==> inputs of run a <==
==> flow/design.v <==
module fpmultiplier (output logic [31:0] product, output logic ready,
		input logic [31:0] a, input logic clock, nreset);
enum {activation, start, loada, loadb, check, special, regularcalculation,carries, final_output}state;
logic [31:0] multi_a, multi_b;
logic [47:0] manti_48bit;
logic [22:0] manti_23bit; 
logic [9:0] expon; 
logic sign;
logic infinite_a,NaN_a,zero_a,infinite_b,NaN_b,zero_b; 
assign  infinite_a = (multi_a[30:23]==8'b11111111)&&(multi_a[22:0]==0);
assign  NaN_a = (multi_a[30:23]==8'b11111111)&&(multi_a[22:0]!=0);
assign  zero_a = (multi_a[30:23]==0);
assign  infinite_b = (multi_b[30:23]==8'b11111111)&&(multi_b[22:0]==0);
assign  NaN_b = (multi_b[30:23]==8'b11111111)&&(multi_b[22:0]!=0);
assign  zero_b = (multi_b[30:23]==0); 
always_ff @(posedge clock, negedge nreset)
if (~nreset)
  begin 
  product <=0;
  multi_a <= 0;
  multi_b <= 0;
  state <= start;
  ready <= 0;
  end
else
begin 
  case (state)
    activation:
           begin
           ready <=1;
           end
    start: 
           begin
           ready <= 0;
           state <= loada;
           end
    loada: 
           begin 
           multi_a <= a;
           state <= loadb;
           end
    loadb: 
           begin
           multi_b <= a;
           state <= check;        
           end
    check:
           begin
           sign <= multi_a[31]^multi_b[31];
           if(NaN_a||infinite_a||zero_a||NaN_b||infinite_b||zero_b)
           state <= special;
           else
           state <= regularcalculation;
           end
    special:
           begin
            state <= final_output;
            if (NaN_a||NaN_b) 
              begin
              expon <= 10'b0011111111;
              manti_23bit <= 1;
              end
            else if (infinite_a||infinite_b) 
              begin
              if (zero_a|zero_b)  
                begin
                expon <= 10'b0011111111;
                manti_23bit <= 1;  
                end
              else 
                begin
                expon <= 10'b0011111111;
                manti_23bit <= 0;
                end
              end
            else 
              begin 
              expon <= 10'b0000000000;
              manti_23bit <= 0;
              end
           end
    regularcalculation:
           begin
           state <= carries;
           sign <= multi_a[31]^multi_b[31];
           manti_48bit <= {1'b1, {multi_a[22:0]}}*{1'b1, {multi_b[22:0]}};
           expon <= {2'b00,multi_a[30:23]}+{2'b00,multi_b[30:23]}-10'd127; 
           end 
    carries:
           begin 
           state <= final_output;
           if (manti_48bit[47]==1)  
             begin
             expon <= expon + 1'b1; 
             manti_48bit <= manti_48bit>>1|{{25{1'b0}},1'b1,{22{1'b0}}}; 
             end
           else
             begin  
             manti_48bit <= manti_48bit|{{25{1'b0}},1'b1,{22{1'b0}}}; 
             end
           end
    final_output:
           begin 
           ready <= 1;
           state <= start;        
           if (NaN_a||infinite_a||zero_a||NaN_b||infinite_b||zero_b)
             product <= {sign,expon[7:0],manti_23bit};
           else if ($signed(expon) >= 255)
             product <= {sign,8'b11111111,23'd0};
           else if ($signed(expon) <= 0)
             product <= {sign,31'd0};
           else 
             product <= {sign,expon[7:0],manti_48bit[45:23]};
           end 
  endcase
end
endmodule
==> flow/run.sh <==
#!/bin/bash
# the make line also repeats each setting of config.mk as NAME=value (left out here)
make -C /OpenROAD-flow-scripts/flow DESIGN_CONFIG=/design/flow/config.mk WORK_HOME=/design/flow/orfs CLKGATE_MAP_FILE= finish
==> flow/config.mk <==
export PLATFORM = sky130hd
export DESIGN_NAME = fpmultiplier
export DESIGN_NICKNAME = fpmultiplier
export VERILOG_FILES = /design/flow/design.v
export SDC_FILE = /design/flow/constraint.sdc
export NUM_CORES = 4
export LEC_CHECK = 0
export ABC_AREA = 1
export CAP_MARGIN = 20
export CORE_ASPECT_RATIO = 1.02
export CORE_MARGIN = 9
export CORE_UTILIZATION = 40
export CTS_CLUSTER_SIZE = 72
export GPL_TIMING_DRIVEN = 0
export PLACE_DENSITY = 0.6
export SETUP_SLACK_MARGIN = 1.93
export SLEW_MARGIN = 25
==> flow/constraint.sdc <==
create_clock -name core_clock -period 9.37 [get_ports {clock}]
set_input_delay 1.8740 -clock core_clock [delete_from_list [all_inputs] [get_ports {clock}]]
set_output_delay 1.8740 -clock core_clock [all_outputs]
set_load 0.01 [all_outputs]
==> run b: changes against run a <==
CORE_ASPECT_RATIO = unset   (was 1.02)
CORE_MARGIN = 2   (was 9)
CORE_UTILIZATION = 72   (was 40)
CTS_CLUSTER_SIZE = unset   (was 72)
GPL_TIMING_DRIVEN = unset   (was 0)
SETUP_SLACK_MARGIN = unset   (was 1.93)
SLEW_MARGIN = 20   (was 25)
==> flow/constraint.sdc (replaced) <==
create_clock -name core_clock -period 3.59 [get_ports {clock}]
set_input_delay 0.7180 -clock core_clock [delete_from_list [all_inputs] [get_ports {clock}]]
set_output_delay 0.7180 -clock core_clock [all_outputs]
set_load 0.01 [all_outputs]
==> run c: changes against run a <==
ABC_AREA = unset   (was 1)
CORE_ASPECT_RATIO = unset   (was 1.02)
CORE_MARGIN = 2   (was 9)
CORE_UTILIZATION = 64   (was 40)
CTS_CLUSTER_SIZE = unset   (was 72)
GPL_TIMING_DRIVEN = unset   (was 0)
HOLD_SLACK_MARGIN = -0.09   (was unset)
SETUP_SLACK_MARGIN = unset   (was 1.93)
SLEW_MARGIN = 20   (was 25)
TNS_END_PERCENT = 5   (was unset)
==> flow/constraint.sdc (replaced) <==
create_clock -name core_clock -period 6.26 [get_ports {clock}]
set_input_delay 1.2520 -clock core_clock [delete_from_list [all_inputs] [get_ports {clock}]]
set_output_delay 1.2520 -clock core_clock [all_outputs]
set_load 0.01 [all_outputs]
==> comparison table <==
metric	run b	run c	run a
Pwr top	-	clock	clock
Yosys stat cell total	3,282	2,587	3,282
Total of max-cap violations	-	0	0
Area share of the largest cell type after synthesis	37.5%	39.4%	37.5%
Setup violators final	-	25	0
Reg-to-reg critical path endpoint	-	manti_48bit[45]$_DFFE_PP_	manti_48bit[30]$_DFFE_PP_
1st-iter DRT viols	-	1,093	1,793
Detailed placer's ending HPWL	63.4 mm	57.5 mm	71.9 mm
Clock Buffer Count	-	17	18
Leakage dissipation	-	14.3 nW	16.7 nW
Outcome	aborted with a tool error	failed layout checks	timing/DRC/antenna clean
Last stage reached	5_1_grt	-	-
Violated checks	-	setup timing	-
Share of final layout cell area taken by clock buffers and inverters	-	2.14%	1.97%
GP Congestion	1.01	0.957	0.986
Number of buffer and inverter stages on the critical path	-	7	6
Die Size	37,300 um^2	39,900 um^2	73,800 um^2
Start point of the critical path	-	multi_a[9]$_DFFE_PN0P_	multi_b[8]$_DFFE_PN0P_
Post-detailed-placement cell area	29,000 um^2	27,800 um^2	27,500 um^2
Xor+xnor area frac	0.408%	1.04%	0.408%
Power Internal	-	1.51 mW	0.996 mW
Worst IR Drop VDD	-	0.173 mV	0.126 mV
Beginning of the worst hold path	-	state[0]$_DFF_PN1_	state[0]$_DFF_PN1_
Setup_tns	-	-10,110 ps	0 ps
Area fraction in full adders, half adders and majority gates	46.5%	48.9%	46.5%
P_sw	-	0.530 mW	0.324 mW

========
==> inputs of run G <==
Starts from the design.v that is shown in full above.
export LEC_CHECK = 0
export CAP_MARGIN = 20
export CORE_MARGIN = 2
export CORE_UTILIZATION = 66
export CTS_CLUSTER_DIAMETER = 43
export HOLD_SLACK_MARGIN = -0.09
export PLACE_DENSITY = 0.6
export SETUP_SLACK_MARGIN = 0.8
export SLEW_MARGIN = 20
export TNS_END_PERCENT = 5
create_clock -name core_clock -period 6.26 [get_ports {clock}]
run.sh (not shown) runs the stock make flow with config.mk's settings and CLKGATE_MAP_FILE=.
==> inputs of run D, as changes to run G <==
Settings changed: ABC_AREA set to 1, CORE_UTILIZATION 66 to 72, CTS_CLUSTER_DIAMETER 43 to 375, CTS_CLUSTER_SIZE set to 97, HOLD_SLACK_MARGIN -0.09 to unset, PLACE_DENSITY 0.6 to 0.38, SETUP_SLACK_MARGIN 0.8 to unset, TNS_END_PERCENT 5 to 40.
==> flow/constraint.sdc (replaced) <==
create_clock -name core_clock -period 6.56 [get_ports {clock}]
set_input_delay 1.3120 -clock core_clock [delete_from_list [all_inputs] [get_ports {clock}]]
set_output_delay 1.3120 -clock core_clock [all_outputs]
set_load 0.01 [all_outputs]
==> inputs of run B, as changes to run G <==
Settings changed: CORE_UTILIZATION 66 to 72, CTS_CLUSTER_DIAMETER 43 to unset, HOLD_SLACK_MARGIN -0.09 to unset, PLACE_DENSITY 0.6 to 0.64, SETUP_SLACK_MARGIN 0.8 to unset, TNS_END_PERCENT 5 to unset.
==> flow/constraint.sdc (replaced) <==
create_clock -name core_clock -period 7.22 [get_ports {clock}]
set_input_delay 1.4440 -clock core_clock [delete_from_list [all_inputs] [get_ports {clock}]]
set_output_delay 1.4440 -clock core_clock [all_outputs]
set_load 0.01 [all_outputs]
==> impl_summary.log <==
[metrics] run summary
INFO  metric outcome = finished with violations
INFO  metric checkFailReasons = setup timing
INFO  metric xor_share = 0.0104
INFO  metric endpoint = manti_48bit[45]
INFO  metric fin_ws = -0.617 ns
INFO  metric final-setup-viol-count = 25
# the run above: run G

==> impl_summary.log <==
[metrics] run summary
INFO  metric checkFailReasons = setup timing
INFO  metric aoi_share = 0.0540
INFO  metric final-setup-viol-count = 2
INFO  metric endpoint = manti_48bit[38]
INFO  metric outcome = finished with violations
INFO  metric fin_ws = -0.0254 ns
# the run above: run D

==> impl_summary.log <==
[metrics] run summary
INFO  metric area_delta_synth_final = 9.78%
INFO  metric cell_chain_of_the_critical_path = buf_4, nand2_1, fa_1, inv_1, fa_1, inv_1, fa_1, fa_1, inv_1, fa_1, fa_1, inv_1, fa_1, inv_1, ha_1, a21oi_1, nor2b_1, o21ai_0, a2111oi_0, a211o_1, a311o_1, o311a_1
INFO  metric endpoint = manti_48bit[40]
INFO  metric outcome = finished clean
INFO  metric report.final.slew_viol_count = 0
INFO  metric post_synth_and_or_nand_nor_area_fraction = 0.148
INFO  metric die.size.x = 189 µm
INFO  metric yosysMostFrequentCell = inv_1
INFO  metric fin_ws = around 0.22 ns
INFO  metric final-setup-viol-count = 0
# the run above: run B


========
==> xenon: inputs <==
Starts from the design.v that is shown in full above.
Settings: LEC_CHECK=0, ABC_AREA=1, CAP_MARGIN=20, CELL_PAD_IN_SITES_GLOBAL_PLACEMENT=0, CORE_ASPECT_RATIO=0.99, CORE_MARGIN=2, CORE_UTILIZATION=72, CTS_CLUSTER_SIZE=24, MAX_ROUTING_LAYER=met4, PLACE_DENSITY=0.37, SLEW_MARGIN=20; clock period 6.24 ns.
==> inputs of zinc, as changes to xenon <==
Settings changed: ABC_AREA 1 to not set, CELL_PAD_IN_SITES_GLOBAL_PLACEMENT 0 to not set, CORE_ASPECT_RATIO 0.99 to not set, CTS_CLUSTER_DIAMETER set to 27, CTS_CLUSTER_SIZE 24 to not set, MAX_ROUTING_LAYER met4 to not set, PLACE_DENSITY 0.37 to 0.64, SETUP_SLACK_MARGIN set to 1.39.
==> flow/constraint.sdc (replaced) <==
create_clock -name core_clock -period 7.22 [get_ports {clock}]
set_input_delay 1.4440 -clock core_clock [delete_from_list [all_inputs] [get_ports {clock}]]
set_output_delay 1.4440 -clock core_clock [all_outputs]
set_load 0.01 [all_outputs]
==> impl_metrics.json <==
{
  "dpl.cell_count": 3058,
  "cpPeakStageDelay_ps": 550,
  "ys_sh_xor": 0.0104,
  "ys_sh_adder": 0.489,
  "area_growth_pct": 15.8,
  "seq-cell-share": 0.135,
  "postCtsResizedCells": 78,
  "ys_chip_area_um2": 24500,
  "layout.nets": 3424,
  "ff2ff_path_depth": 23,
  "status": "timing/DRC/antenna clean",
  "fillerInstances": 1928,
  "drt-met1-wl_mm": 25.3,
  "cts_setup_buffers": 56,
  "ys_cells": 2587,
  "pwr-share-seq": 0.485,
  "critical_path_buf_inv_count": 7
}
-- figures above: zinc

==> impl_metrics.json <==
{
  "status": "finished with violations",
  "check.faults": "negative setup slack",
  "area_growth_pct": 20.6,
  "cpPeakStageDelay_ps": 570,
  "setup_viol": 25,
  "postCtsResizedCells": 195,
  "cts_setup_buffers": 41,
  "ys_sh_xor": 0.00408,
  "ys_sh_adder": 0.465,
  "drt-met1-wl_mm": 30.5,
  "ff2ff_path_depth": 24,
  "worst_slack_ps": -599,
  "seq-cell-share": 0.121,
  "ys_cells": 3282,
  "dpl.cell_count": 3923,
  "fillerInstances": 1588
}
-- figures above: xenon

Power figures rest on the tool's default switching activity, not on a simulated workload.
